==> flow/design.v (excerpt) <==
module main(clk, rst, mem_rdata, mem_addr, mem_wdata, mem_we);
For scale: ~140 flip-flops, about 0.0093 mm^2 of cells after synthesis.
clock: 6.74 ns
lec_check: 0
abc_area: 1
cap_margin: 0
cell_pad_in_sites_global_placement: 1
core_margin: 7
core_utilization: 63
cts_cluster_diameter: 217
cts_cluster_size: 100
max_routing_layer: met5
setup_slack_margin: 1.38
slew_margin: 20
tns_end_percent: 85
run.sh (not shown) runs the stock make flow with config.mk's settings and CLKGATE_MAP_FILE=.
The first run ended with an error in global placement without I/O (3_1_place_gp_skip_io).
Next try:
==> flow/config.mk (replaced) <==
export PLATFORM = sky130hd
export DESIGN_NAME = main
export DESIGN_NICKNAME = main
export VERILOG_FILES = /design/flow/design.v
export SDC_FILE = /design/flow/constraint.sdc
export NUM_CORES = 4
export LEC_CHECK = 0
export CAP_MARGIN = 0
export CELL_PAD_IN_SITES_DETAIL_PLACEMENT = 1
export CELL_PAD_IN_SITES_GLOBAL_PLACEMENT = 1
export CORE_ASPECT_RATIO = 1.72
export CORE_MARGIN = 7
export CORE_UTILIZATION = 41
export CTS_CLUSTER_DIAMETER = 197
export CTS_CLUSTER_SIZE = 82
export GPL_ROUTABILITY_DRIVEN = 0
export MAX_ROUTING_LAYER = met4
export PLACE_DENSITY_LB_ADDON = 0.3
export SETUP_SLACK_MARGIN = 0.56
export SLEW_MARGIN = 40
export TNS_END_PERCENT = 45
What happened: With this change the flow finished clean; area after synthesis increases by 1.3%; die area increases by 50%; synthesized cell count decreases by 20%.
Next try:
==> flow/config.mk (replaced) <==
export PLATFORM = sky130hd
export DESIGN_NAME = main
export DESIGN_NICKNAME = main
export VERILOG_FILES = /design/flow/design.v
export SDC_FILE = /design/flow/constraint.sdc
export NUM_CORES = 4
export LEC_CHECK = 0
export CAP_MARGIN = 0
export CELL_PAD_IN_SITES_GLOBAL_PLACEMENT = 0
export CORE_ASPECT_RATIO = 0.5
export CORE_MARGIN = 7
export CORE_UTILIZATION = 63
export CTS_CLUSTER_DIAMETER = 217
export CTS_CLUSTER_SIZE = 100
export MAX_ROUTING_LAYER = met5
export SLEW_MARGIN = 20
export TNS_END_PERCENT = 85
The new run finished with timing, DRC and antenna clean.
Non-clock buffer count came out lower by 20.
Total power came out lower by 2.1%.
Clock skew barely changes.
Next try:
==> flow/config.mk (replaced) <==
export PLATFORM = sky130hd
export DESIGN_NAME = main
export DESIGN_NICKNAME = main
export VERILOG_FILES = /design/flow/design.v
export SDC_FILE = /design/flow/constraint.sdc
export NUM_CORES = 4
export LEC_CHECK = 0
export CAP_MARGIN = 0
export CELL_PAD_IN_SITES_DETAIL_PLACEMENT = 1
export CELL_PAD_IN_SITES_GLOBAL_PLACEMENT = 1
export CORE_ASPECT_RATIO = 1.72
export CORE_MARGIN = 7
export CORE_UTILIZATION = 41
export CTS_CLUSTER_SIZE = 82
export GPL_ROUTABILITY_DRIVEN = 0
export MAX_ROUTING_LAYER = met4
export PLACE_DENSITY_LB_ADDON = 0.3
export SETUP_SLACK_MARGIN = 0.55
export SLEW_MARGIN = 40
export TNS_END_PERCENT = 45
Die size rose by well over a third.
Clock-buffer cell count went up by 5.
Cell area is higher by a few percent.
Setup slack gains 0.47 ns.
Fmax came out higher by a little under a tenth.


## lane 1
main again, from the RTL that the note above started with.
export LEC_CHECK = 0
export CAP_MARGIN = 0
export CELL_PAD_IN_SITES_DETAIL_PLACEMENT = 1
export CELL_PAD_IN_SITES_GLOBAL_PLACEMENT = 1
export CORE_ASPECT_RATIO = 1.72
export CORE_MARGIN = 7
export CORE_UTILIZATION = 47
export CTS_CLUSTER_DIAMETER = 197
export CTS_CLUSTER_SIZE = 82
export GPL_ROUTABILITY_DRIVEN = 0
export MAX_ROUTING_LAYER = met4
export PLACE_DENSITY_LB_ADDON = 0.3
export SETUP_SLACK_MARGIN = 0.56
export SLEW_MARGIN = 40
export TNS_END_PERCENT = 45
create_clock -name core_clock -period 6.74 [get_ports {clk}]
#### Input delta (lane 2 over lane 1)
==> flow/config.mk <==
export PLATFORM = sky130hd
export DESIGN_NAME = main
export DESIGN_NICKNAME = main
export VERILOG_FILES = /design/flow/design.v
export SDC_FILE = /design/flow/constraint.sdc
export NUM_CORES = 4
export LEC_CHECK = 0
export CAP_MARGIN = 20
export CORE_MARGIN = 2
export CORE_UTILIZATION = 58
export SLEW_MARGIN = 20
==> flow/constraint.sdc <==
create_clock -name core_clock -period 2.89 [get_ports {clk}]
set_input_delay 0.5780 -clock core_clock [delete_from_list [all_inputs] [get_ports {clk}]]
set_output_delay 0.5780 -clock core_clock [all_outputs]
set_load 0.01 [all_outputs]
==> comparison <==
- Ran to the end and failed final checks on negative setup slack: lane 2.
- Lane 1 completed every stage of the flow, and the final layout passed the timing, design-rule and antenna checks.
- Compare lane 2 and lane 1 | worst setup slack after layout lower: lane 2
- Lane 2 vs lane 1 on maximum vdd drop: lane 2 is the higher one.
- From lane 1 to lane 2 the numbers moved as follows: yosys stat cell total neither gained nor lost much, full die area lost about 30%.
Here is what was changed in the inputs of lane 3 compared with lane 2.
-- flow/config.mk --
<<< lane 2, line 6
export NUM_CORES = 4
export LEC_CHECK = 0
export CAP_MARGIN = 20
export CORE_MARGIN = 2
export CORE_UTILIZATION = 58
export SLEW_MARGIN = 20
>>> lane 3, line 6
export NUM_CORES = 4
export LEC_CHECK = 0
export ABC_AREA = 1
export CAP_MARGIN = 20
export CORE_MARGIN = 2
export CORE_UTILIZATION = 40
export SETUP_SLACK_MARGIN = 1.48
export SLEW_MARGIN = 20
==> flow/constraint.sdc <==
create_clock -name core_clock -period 5.5 [get_ports {clk}]
set_input_delay 1.1000 -clock core_clock [delete_from_list [all_inputs] [get_ports {clk}]]
set_output_delay 1.1000 -clock core_clock [all_outputs]
set_load 0.01 [all_outputs]
### Flow results
The via count reported for lane 3 is lower than the one for lane 2.
Lane 3 vs lane 2: post-CTS setup repair buffer count up by more than 100%
Compared lane 3 vs lane 2, and height of the die is up in lane 3.
Arrival time of data at the critical path endpoint: higher on lane 2
Lane 3 ends up with a power dissipated in sequential cells that is about 47% lower than in lane 2.
Looking at critical path startpoint, the CTRL.current_state[13]$_DFF_P_ result is from lane 2; the CTRL.current_state[7]$_DFF_P_ one comes from lane 3.
Vias per cell: lane 3 vs lane 2 down about 20%
Relative to lane 2, lane 3 improves count of routing violations after the opening detailed-route iteration.
Measured against lane 3, the final design area excluding fillers of lane 2 comes out at 1.14 times the reference value.
The estimated power of lane 3 ends up lower than the estimate for lane 2.
Lane 3 was carried through to the last stage, and its layout satisfied the timing, design-rule and antenna checks.
The run with more setup slack is lane 3; lane 2 has less.
Relative to lane 3, the following input files were edited for lane 4:
-- flow/config.mk --
<<< lane 3, line 8
export ABC_AREA = 1
export CAP_MARGIN = 20
export CORE_MARGIN = 2
export CORE_UTILIZATION = 40
export SETUP_SLACK_MARGIN = 1.48
export SLEW_MARGIN = 20
>>> lane 4, line 8
export ABC_AREA = 1
export CAP_MARGIN = 20
export CORE_MARGIN = 8
export CORE_UTILIZATION = 40
export CTS_CLUSTER_DIAMETER = 335
export GPL_ROUTABILITY_DRIVEN = 0
export SETUP_SLACK_MARGIN = 1.48
export SLEW_MARGIN = 20
[summary]
In the metrics for lane 3 and lane 4, the one carrying the lower clock group share of total power is lane 3.
From lane 3 to lane 4 the numbers moved as follows: first-pass GRT wire length has increased; total power has increased; total wire length has increased; post-placement cell area has remained practically unchanged; relative contribution of combinational cells to total power has decreased.
Run comparison: lane 4 termination of the worst setup path mem_addr[6]; lane 3 termination of the worst setup path mem_addr[1]
Lane 3 → lane 4: power consumed by the clock network saw an increase; cell area after layout stayed essentially flat; critical path depth now sits higher; largest stage delay on the critical path shows a reduction of 80 ps.
Routed wire length per instance ends up higher on lane 4.
A dominant power group of clock is what lane 4 shows, while combinational logic belongs to lane 3.
No activity file was given, so power comes from the tool's default toggle rates.
